==> run a <==
Design Cinema, start of the top module:
module Cinema(input [17:0]SW, input clk, input rst, output reg [17:0]LEDR , input [3:0]KEY, output [7:0]HEX0,
			  output [7:0]HEX4, output [7:0]HEX5, output [7:0]HEX6, output [7:0]HEX7, output [7:0]HEX1, output [7:0]HEX2, output [7:0]HEX3);
export LEC_CHECK = 0
export ABC_AREA = 1
export CAP_MARGIN = 0
export CELL_PAD_IN_SITES_GLOBAL_PLACEMENT = 1
export CORE_ASPECT_RATIO = 0.5
export CORE_MARGIN = 7
export CORE_UTILIZATION = 61
export CTS_CLUSTER_DIAMETER = 247
export CTS_CLUSTER_SIZE = 98
export MAX_ROUTING_LAYER = met5
export PLACE_DENSITY = 0.35
export SLEW_MARGIN = 20
export TNS_END_PERCENT = 10
create_clock -name core_clock -period 19.9 [get_ports {clk}]
run.sh (not shown) runs the stock make flow with config.mk's settings and CLKGATE_MAP_FILE=.
==> run b (differences from run a) <==
==> flow/config.mk (replaced) <==
export PLATFORM = sky130hd
export DESIGN_NAME = Cinema
export DESIGN_NICKNAME = Cinema
export VERILOG_FILES = /design/flow/design.v
export SDC_FILE = /design/flow/constraint.sdc
export NUM_CORES = 4
export LEC_CHECK = 0
export ABC_AREA = 1
export CAP_MARGIN = 0
export CELL_PAD_IN_SITES_GLOBAL_PLACEMENT = 3
export CORE_MARGIN = 10
export CORE_UTILIZATION = 26
export CTS_CLUSTER_DIAMETER = 134
export MAX_ROUTING_LAYER = met4
export PLACE_DENSITY_LB_ADDON = 0.24
export SLEW_MARGIN = 20
export TNS_END_PERCENT = 40
==> run c (differences from run a) <==
==> flow/config.mk (replaced) <==
export PLATFORM = sky130hd
export DESIGN_NAME = Cinema
export DESIGN_NICKNAME = Cinema
export VERILOG_FILES = /design/flow/design.v
export SDC_FILE = /design/flow/constraint.sdc
export NUM_CORES = 4
export LEC_CHECK = 0
export ABC_AREA = 0
export CAP_MARGIN = 0
export CELL_PAD_IN_SITES_GLOBAL_PLACEMENT = 3
export CORE_MARGIN = 7
export CORE_UTILIZATION = 26
export MAX_ROUTING_LAYER = met5
export PLACE_DENSITY_LB_ADDON = 0.24
export SLEW_MARGIN = 20
export TNS_END_PERCENT = 80
==> comparison <==
Run b finished clean. Run c finished with timing, DRC and antenna clean. Run a went through all stages and came out clean. Synthesized cell count is the same in run b and run a. Critical path depth: run b is higher than run a (1). Between run a and run c, the lower fmax is in run c (gap 1.3%, measured against run c).

==> inputs of run K <==
Starting RTL as in the previous note.
Design Cinema, start of the top module:
module Cinema(input [17:0]SW, input clk, input rst, output reg [17:0]LEDR , input [3:0]KEY, output [7:0]HEX0,
			  output [7:0]HEX4, output [7:0]HEX5, output [7:0]HEX6, output [7:0]HEX7, output [7:0]HEX1, output [7:0]HEX2, output [7:0]HEX3);
integer filmeEscolhido;  
integer filme;  
integer horarioEscolhido;  
integer horario;  
integer assentoEscolhido;  
reg [17:0] assento11;  
reg [17:0] assento12;  
reg [17:0] assento21;  
reg [17:0] assento22;  
integer valorInserido;  
integer valor;  
integer pago;  
integer quantidadeDeIngresso;  
integer trocoFeito;  
integer troco;  
wire [7:0]F = 4'hF;  
wire [7:0]H = 4'hC;  
reg [7:0]dFilme;  
reg [7:0]dHorario;  
reg [7:0]display1;  
reg [7:0]display2;  
reg [7:0]display3;  
reg [7:0]display4;  
integer bouncing;  
integer bouncing2;  
integer i;  
integer pagoAgora;  
always@(posedge clk) begin
  if (rst) begin  
    filmeEscolhido <= 0; filme <= 0; horarioEscolhido <= 0; horario <= 0; assentoEscolhido <= 0;
    assento11 <= 0; assento12 <= 0; assento21 <= 0; assento22 <= 0;
    valorInserido <= 0; valor <= 0; pago <= 0; quantidadeDeIngresso <= 0; trocoFeito <= 0; troco <= 0;
    dFilme <= 0; dHorario <= 0; display1 <= 0; display2 <= 0; display3 <= 0; display4 <= 0;
    bouncing <= 0; LEDR <= 0;
  end else begin
    if(!filmeEscolhido && bouncing == 0) begin  
		troco = 0;
        if(KEY == 4'b1110) begin  
            filme = 1;  
            filmeEscolhido = 1;  
            dFilme = 4'h1;  
            bouncing = 1;  
        end
        if(KEY == 4'b1101) begin  
            filme = 2;  
  ...
export LEC_CHECK = 0
export CAP_MARGIN = 0
export CELL_PAD_IN_SITES_DETAIL_PLACEMENT = 2
export CELL_PAD_IN_SITES_GLOBAL_PLACEMENT = 1
export CORE_ASPECT_RATIO = 0.78
export CORE_MARGIN = 2
export CORE_UTILIZATION = 40
export CTS_CLUSTER_DIAMETER = 316
export CTS_CLUSTER_SIZE = 60
export GPL_ROUTABILITY_DRIVEN = 0
export GPL_TIMING_DRIVEN = 0
export HOLD_SLACK_MARGIN = 0.2
export MAX_ROUTING_LAYER = met5
export MIN_ROUTING_LAYER = met2
export SLEW_MARGIN = 20
create_clock -name core_clock -period 15.8 [get_ports {clk}]
==> run X (differences from run K) <==
ABC_AREA = 1   (was not set)
CAP_MARGIN = 10   (was 0)
CELL_PAD_IN_SITES_DETAIL_PLACEMENT = not set   (was 2)
CELL_PAD_IN_SITES_GLOBAL_PLACEMENT = not set   (was 1)
CORE_ASPECT_RATIO = not set   (was 0.78)
CORE_UTILIZATION = 72   (was 40)
CTS_CLUSTER_DIAMETER = 383   (was 316)
CTS_CLUSTER_SIZE = 72   (was 60)
GPL_ROUTABILITY_DRIVEN = not set   (was 0)
GPL_TIMING_DRIVEN = not set   (was 0)
HOLD_SLACK_MARGIN = not set   (was 0.2)
MAX_ROUTING_LAYER = not set   (was met5)
MIN_ROUTING_LAYER = not set   (was met2)
==> flow/constraint.sdc (replaced) <==
create_clock -name core_clock -period 11.6 [get_ports {clk}]
set_input_delay 2.3200 -clock core_clock [delete_from_list [all_inputs] [get_ports {clk}]]
set_output_delay 2.3200 -clock core_clock [all_outputs]
set_load 0.01 [all_outputs]
==> results <==
Run X aborted during global routing with GRT-0232. Run K completed, yet does not pass: negative setup slack.
Between run K and run X, the lower synthesized area is in run X (gap 2.8%, measured against run X).
Die size: run K is higher than run X (about 80%).
Synthesized cell count: run K is lower than run X (about 10%).
==> figures <==
| quantity | run K | run X |
|---|---|---|
| Area share of the largest cell type after synthesis | 21.1% | 21.7% |
| Simple logic cell fraction of the synthesized area | 24.0% | 25.8% |
| Area reported by Yosys stat | 0.0177 mm² | 0.0173 mm² |
| Rows | 68 | 56 |
| Setup fix buffers added after clock tree synthesis | 56 | 89 |
| Die W | 242 µm | 159 µm |
| Yosys Instances | 2301 | 2549 |
| Detailed placer's ending HPWL | 55700 µm | 38700 µm |
| Post-synthesis share of cell area spent on xor and xnor gates | 10.8% | 9.74% |
| Tally of buffers added on design ports | 62 | 64 |
| Area fraction in full adders, half adders and majority gates | 15.7% | 15.9% |
| Number of different library cells in the post-synthesis netlist | 95 | 58 |
| Outcome | finished with violations | did not finish |
| Last stage reached | - | global routing |
| Violated checks | negative setup slack | - |
| Instance area after placement | 0.0198 mm² | 0.0193 mm² |
| Height of the chip | 190 µm | 159 µm |
| Die Size | 0.0461 mm² | 0.0252 mm² |
